==> inputs of build 45 <==
==> flow/design.v <==
`timescale 1ns / 1ps
module lms_core #(
    parameter WIDTH = 16,
    parameter FRAC  = 8
)(
    input wire clk,
    input wire rst,
    input wire start,
    input wire signed [WIDTH-1:0] x_in,
    input wire signed [WIDTH-1:0] d_in,
    output reg signed [WIDTH-1:0] y_out,
    output reg signed [WIDTH-1:0] e_out,
    output reg done
);
    localparam signed [WIDTH-1:0] MU_FIXED = 16'd2; 
    reg signed [WIDTH-1:0] w0, w1, w2, w3, w4, w5, w6, w7;
    reg signed [WIDTH-1:0] x0, x1, x2, x3, x4, x5, x6, x7;
    reg [4:0] bit_idx;       
    reg signed [31:0] acc;       
    reg signed [WIDTH-1:0] w_sum;  
    reg signed [WIDTH-1:0] slice_reg; 
    reg signed [31:0] slice_shifted;
    reg signed [WIDTH-1:0] term0, term1, term2, term3, term4, term5, term6, term7;
    reg [2:0] state;
    localparam IDLE = 0, CALC_OFFSET = 1, CALC_SLICE = 2, CALC_ACC = 3, CALC_E = 4, UPDATE_W = 5;
    function signed [WIDTH-1:0] fixed_mul;
        input signed [WIDTH-1:0] a, b;
        reg signed [2*WIDTH-1:0] res;
        begin
            res = a * b;
            fixed_mul = res >>> FRAC;
        end
    endfunction
    always @(posedge clk) begin
        if (rst) begin
            w0<=0; w1<=0; w2<=0; w3<=0; w4<=0; w5<=0; w6<=0; w7<=0;
            x0<=0; x1<=0; x2<=0; x3<=0; x4<=0; x5<=0; x6<=0; x7<=0;
            y_out <= 0; e_out <= 0; done <= 0;
            state <= IDLE;
        end else begin
            case (state)
                IDLE: begin
                    done <= 0;
                    if (start) begin
                        x7<=x6; x6<=x5; x5<=x4; x4<=x3; x3<=x2; x2<=x1; x1<=x0;
                        x0 <= x_in;
                        state <= CALC_OFFSET;
                    end
                end
                CALC_OFFSET: begin
                    w_sum = w0 + w1 + w2 + w3 + w4 + w5 + w6 + w7;
                    acc <= -w_sum; 
                    bit_idx <= 0; 
                    state <= CALC_SLICE;
                end
                CALC_SLICE: begin
                    if (bit_idx == WIDTH-1) begin
                         slice_reg <= (x0[bit_idx] ? -w0 : w0) + 
                                      (x1[bit_idx] ? -w1 : w1) + 
                                      (x2[bit_idx] ? -w2 : w2) + 
                                      (x3[bit_idx] ? -w3 : w3) + 
                                      (x4[bit_idx] ? -w4 : w4) + 
                                      (x5[bit_idx] ? -w5 : w5) + 
                                      (x6[bit_idx] ? -w6 : w6) + 
                                      (x7[bit_idx] ? -w7 : w7);
                    end else begin
                         slice_reg <= (x0[bit_idx] ? w0 : -w0) + 
                                      (x1[bit_idx] ? w1 : -w1) + 
                                      (x2[bit_idx] ? w2 : -w2) + 
                                      (x3[bit_idx] ? w3 : -w3) + 
                                      (x4[bit_idx] ? w4 : -w4) + 
                                      (x5[bit_idx] ? w5 : -w5) + 
                                      (x6[bit_idx] ? w6 : -w6) + 
                                      (x7[bit_idx] ? w7 : -w7);
                    end
                    state <= CALC_ACC;
                end
                CALC_ACC: begin
                    slice_shifted = {{16{slice_reg[15]}}, slice_reg};
                    acc <= acc + (slice_shifted <<< bit_idx);
                    if (bit_idx == WIDTH-1)
                        state <= CALC_E;
                    else begin
                        bit_idx <= bit_idx + 1;
                        state <= CALC_SLICE;
                    end
                end
                CALC_E: begin
                    y_out <= acc >>> 9;
                    e_out <= d_in - (acc >>> 9);
                    state <= UPDATE_W;
                end
                UPDATE_W: begin
                    term0 = fixed_mul(MU_FIXED, x0);
                    term1 = fixed_mul(MU_FIXED, x1);
                    term2 = fixed_mul(MU_FIXED, x2);
                    term3 = fixed_mul(MU_FIXED, x3);
                    term4 = fixed_mul(MU_FIXED, x4);
                    term5 = fixed_mul(MU_FIXED, x5);
                    term6 = fixed_mul(MU_FIXED, x6);
                    term7 = fixed_mul(MU_FIXED, x7);
                    if (e_out > 0) begin
                        w0 <= w0 + term0; w1 <= w1 + term1; w2 <= w2 + term2; w3 <= w3 + term3;
                        w4 <= w4 + term4; w5 <= w5 + term5; w6 <= w6 + term6; w7 <= w7 + term7;
                    end else if (e_out < 0) begin
                        w0 <= w0 - term0; w1 <= w1 - term1; w2 <= w2 - term2; w3 <= w3 - term3;
                        w4 <= w4 - term4; w5 <= w5 - term5; w6 <= w6 - term6; w7 <= w7 - term7;
                    end
                    done <= 1;
                    state <= IDLE;
                end
            endcase
        end
    end
endmodule
==> flow/run.sh <==
#!/bin/bash
# the make line also repeats each setting of config.mk as NAME=value (left out here)
make -C /OpenROAD-flow-scripts/flow DESIGN_CONFIG=/design/flow/config.mk WORK_HOME=/design/flow/orfs CLKGATE_MAP_FILE= finish
==> flow/config.mk <==
export PLATFORM = sky130hd
export DESIGN_NAME = lms_core
export DESIGN_NICKNAME = lms_core
export VERILOG_FILES = /design/flow/design.v
export SDC_FILE = /design/flow/constraint.sdc
export NUM_CORES = 4
export LEC_CHECK = 0
export ABC_AREA = 1
export CAP_MARGIN = 0
export CORE_MARGIN = 2
export CORE_UTILIZATION = 72
export CTS_CLUSTER_DIAMETER = 59
export PLACE_DENSITY_LB_ADDON = 0.07
export SETUP_SLACK_MARGIN = 1.21
export SLEW_MARGIN = 20
==> flow/constraint.sdc <==
create_clock -name core_clock -period 4.74 [get_ports {clk}]
set_input_delay 0.9480 -clock core_clock [delete_from_list [all_inputs] [get_ports {clk}]]
set_output_delay 0.9480 -clock core_clock [all_outputs]
set_load 0.01 [all_outputs]
==> inputs of trial 14, as changes to build 45 <==
CAP_MARGIN = 20   (was 0)
CELL_PAD_IN_SITES_DETAIL_PLACEMENT = 0   (was default)
CORE_ASPECT_RATIO = 1.26   (was default)
CORE_UTILIZATION = 26   (was 72)
CTS_CLUSTER_DIAMETER = 317   (was 59)
GPL_ROUTABILITY_DRIVEN = 0   (was default)
GPL_TIMING_DRIVEN = 0   (was default)
MIN_ROUTING_LAYER = met1   (was default)
PLACE_DENSITY = 0.94   (was default)
PLACE_DENSITY_LB_ADDON = default   (was 0.07)
SETUP_SLACK_MARGIN = 0.07   (was 1.21)
==> flow/constraint.sdc (replaced) <==
create_clock -name core_clock -period 4.8 [get_ports {clk}]
set_input_delay 0.9600 -clock core_clock [delete_from_list [all_inputs] [get_ports {clk}]]
set_output_delay 0.9600 -clock core_clock [all_outputs]
set_load 0.01 [all_outputs]
==> results <==
Run status: trial 14 aborted with a tool error; build 45 aborted with a tool error
Last stage reached: trial 14 global routing (5_1_grt); build 45 global routing (5_1_grt)
Leading area contributor after synthesis: trial 14 dfxtp_1; build 45 dfxtp_1
MUX area fraction: trial 14 0.0563%; build 45 0.0563%
Yosys synthesis warning count: trial 14 1; build 45 1
AND-OR/OR-AND share of the synthesized area: trial 14 19.6%; build 45 19.6%
Port bufs: trial 14 66; build 45 67
Placed cell areas: trial 14 0.0390 mm^2; build 45 0.0426 mm^2
Post-cts gate resize count: trial 14 448; build 45 400
Die W: trial 14 333 um; build 45 226 um
Y dimension of the die: trial 14 419 um; build 45 226 um
Placed Instances: trial 14 6948; build 45 6396
Chip footprint: trial 14 0.140 mm^2; build 45 0.0511 mm^2
Fp util: trial 14 26.1%; build 45 72.7%
Num Clock Sinks: trial 14 341; build 45 341
Most used flip-flop cell after synthesis: trial 14 dfxtp_1; build 45 dfxtp_1
Number of distinct library cells after synthesis: trial 14 55; build 45 55
Post-CTS setup-driven buffer insertion count: trial 14 124; build 45 74
XORs/XNORs by Area: trial 14 7.10%; build 45 7.10%
Row count: trial 14 152; build 45 81
Placement Setup Slack: trial 14 -2190 ps; build 45 -1280 ps
Post-detailed-placement half-perimeter wirelength: trial 14 111 mm; build 45 107 mm
Number of buffers inserted during clock tree synthesis: trial 14 39; build 45 45
Number of cells in Yosys stat: trial 14 5110; build 45 5110
Placeable Area: trial 14 0.136 mm^2; build 45 0.0488 mm^2


==> inputs of run a <==
Starts from the design.v that is shown in full above.
export LEC_CHECK = 0
export ABC_AREA = 1
export CAP_MARGIN = 20
export CORE_MARGIN = 2
export CORE_UTILIZATION = 72
export CTS_CLUSTER_DIAMETER = 397
export CTS_CLUSTER_SIZE = 99
export PLACE_DENSITY = 0.42
export SLEW_MARGIN = 20
create_clock -name core_clock -period 2.3 [get_ports {clk}]
run.sh (not shown) runs the stock make flow with config.mk's settings and CLKGATE_MAP_FILE=.
==> run b (differences from run a) <==
Settings changed: ABC_AREA 1 to unset, CELL_PAD_IN_SITES_DETAIL_PLACEMENT set to 1, CELL_PAD_IN_SITES_GLOBAL_PLACEMENT set to 3, CORE_ASPECT_RATIO set to 0.8, CORE_UTILIZATION 72 to 40, CTS_CLUSTER_DIAMETER 397 to 125, CTS_CLUSTER_SIZE 99 to unset, GPL_TIMING_DRIVEN set to 0, HOLD_SLACK_MARGIN set to 0.05, MIN_ROUTING_LAYER set to met2, PLACE_DENSITY 0.42 to unset, SETUP_SLACK_MARGIN set to 1.16, SLEW_MARGIN 20 to 25.
==> flow/constraint.sdc (replaced) <==
create_clock -name core_clock -period 7.55 [get_ports {clk}]
set_input_delay 1.5100 -clock core_clock [delete_from_list [all_inputs] [get_ports {clk}]]
set_output_delay 1.5100 -clock core_clock [all_outputs]
set_load 0.01 [all_outputs]
==> run c (differences from run a) <==
Settings changed: ABC_AREA 1 to unset, CORE_UTILIZATION 72 to 64, CTS_CLUSTER_DIAMETER 397 to unset, CTS_CLUSTER_SIZE 99 to unset, PLACE_DENSITY 0.42 to unset, SETUP_SLACK_MARGIN set to 1.21.
==> flow/constraint.sdc (replaced) <==
create_clock -name core_clock -period 4.65 [get_ports {clk}]
set_input_delay 0.9300 -clock core_clock [delete_from_list [all_inputs] [get_ports {clk}]]
set_output_delay 0.9300 -clock core_clock [all_outputs]
set_load 0.01 [all_outputs]
==> out/metrics.sh <==
SYN_INST=4403
SYNTHTOPCELLSBYCOUNT='sky130_fd_sc_hd__nand2_1, sky130_fd_sc_hd__inv_1, sky130_fd_sc_hd__a21oi_1, sky130_fd_sc_hd__xnor2_1, sky130_fd_sc_hd__nor2_1'
FLOORPLAN.DIE_AREA_MM2=0.0909
POST_SYNTH_AO_OA_AREA_FRACTION_PCT=14.6
GP_ROUTABILITY_CONGESTION=1.06
SYNTH.CELL_AREA_MM2=0.0354
SYNTHDOMINANTCELLAREASHARE_PCT=16.7
OUTCOME='timing/DRC/antenna clean'
SYNTH.AREA.MUX_SHARE_PCT=5.04
DIE-HEIGHT_UM=270
SYNTH.YOSYS.NUM_CELLS=4403
YOSYS-TOP-CELLS-AREA='sky130_fd_sc_hd__dfxtp_1, sky130_fd_sc_hd__fa_1, sky130_fd_sc_hd__xnor2_1, sky130_fd_sc_hd__ha_1, sky130_fd_sc_hd__nand2_1'
PLACED_CELLS_INCL_TAPS=5660
FLOORPLANUTILIZATION_PCT=40.4
PLACEMENT.SETUP.WORST_SLACK_PS=-772
PLACED_WIRE_LENGTH_ESTIMATE_UM=130000
FLOORPLAN.CORE_AREA_MM2=0.0876
Source of the figures above: run b

==> out/metrics.sh <==
FLOORPLAN.CORE_AREA_MM2=0.0549
FINAL.SETUP.WORST_SLACK_PS=-2010
DIE-HEIGHT_UM=239
SYNTHTOPCELLSBYCOUNT='sky130_fd_sc_hd__nand2_1, sky130_fd_sc_hd__inv_1, sky130_fd_sc_hd__a21oi_1, sky130_fd_sc_hd__xnor2_1, sky130_fd_sc_hd__nor2_1'
POST_SYNTH_AO_OA_AREA_FRACTION_PCT=14.6
PLACED_CELLS_INCL_TAPS=5669
PLACED_WIRE_LENGTH_ESTIMATE_UM=93500
SYNTHDOMINANTCELLAREASHARE_PCT=16.7
SYNTH.CELL_AREA_MM2=0.0354
FLOORPLAN.DIE_AREA_MM2=0.0572
GP_ROUTABILITY_CONGESTION=1.04
FA_HA_AREA_SHARE_PCT=22.9
REPORT.FINAL.SETUP_VIOL=34
PLACEMENT.SETUP.WORST_SLACK_PS=-2050
OUTCOME='complete, but fails checks'
LAYOUT.FAILED_CHECKS='setup timing'
SYNTH.YOSYS.NUM_CELLS=4403
FLOORPLANUTILIZATION_PCT=64.5
Source of the figures above: run c

==> out/metrics.sh <==
GP_ROUTABILITY_CONGESTION=1.17
PLACEMENT.SETUP.WORST_SLACK_PS=-3950
SYN_INST=5110
FLOORPLANUTILIZATION_PCT=72.7
ERROR_MESSAGE='[ERROR DPL-0038] Utilization greater than 100%, impossible to legalize'
DIE-HEIGHT_UM=226
OUTCOME='did not finish'
SYNTH.YOSYS.NUM_CELLS=5110
FAILED_STAGE='clock tree synthesis'
SYNTH.AREA.MUX_SHARE_PCT=0.0563
FLOORPLAN.CORE_AREA_MM2=0.0488
SYNTHTOPCELLSBYCOUNT='sky130_fd_sc_hd__nand2_1, sky130_fd_sc_hd__inv_1, sky130_fd_sc_hd__o21ai_0, sky130_fd_sc_hd__a21oi_1, sky130_fd_sc_hd__nor2_1'
Source of the figures above: run a

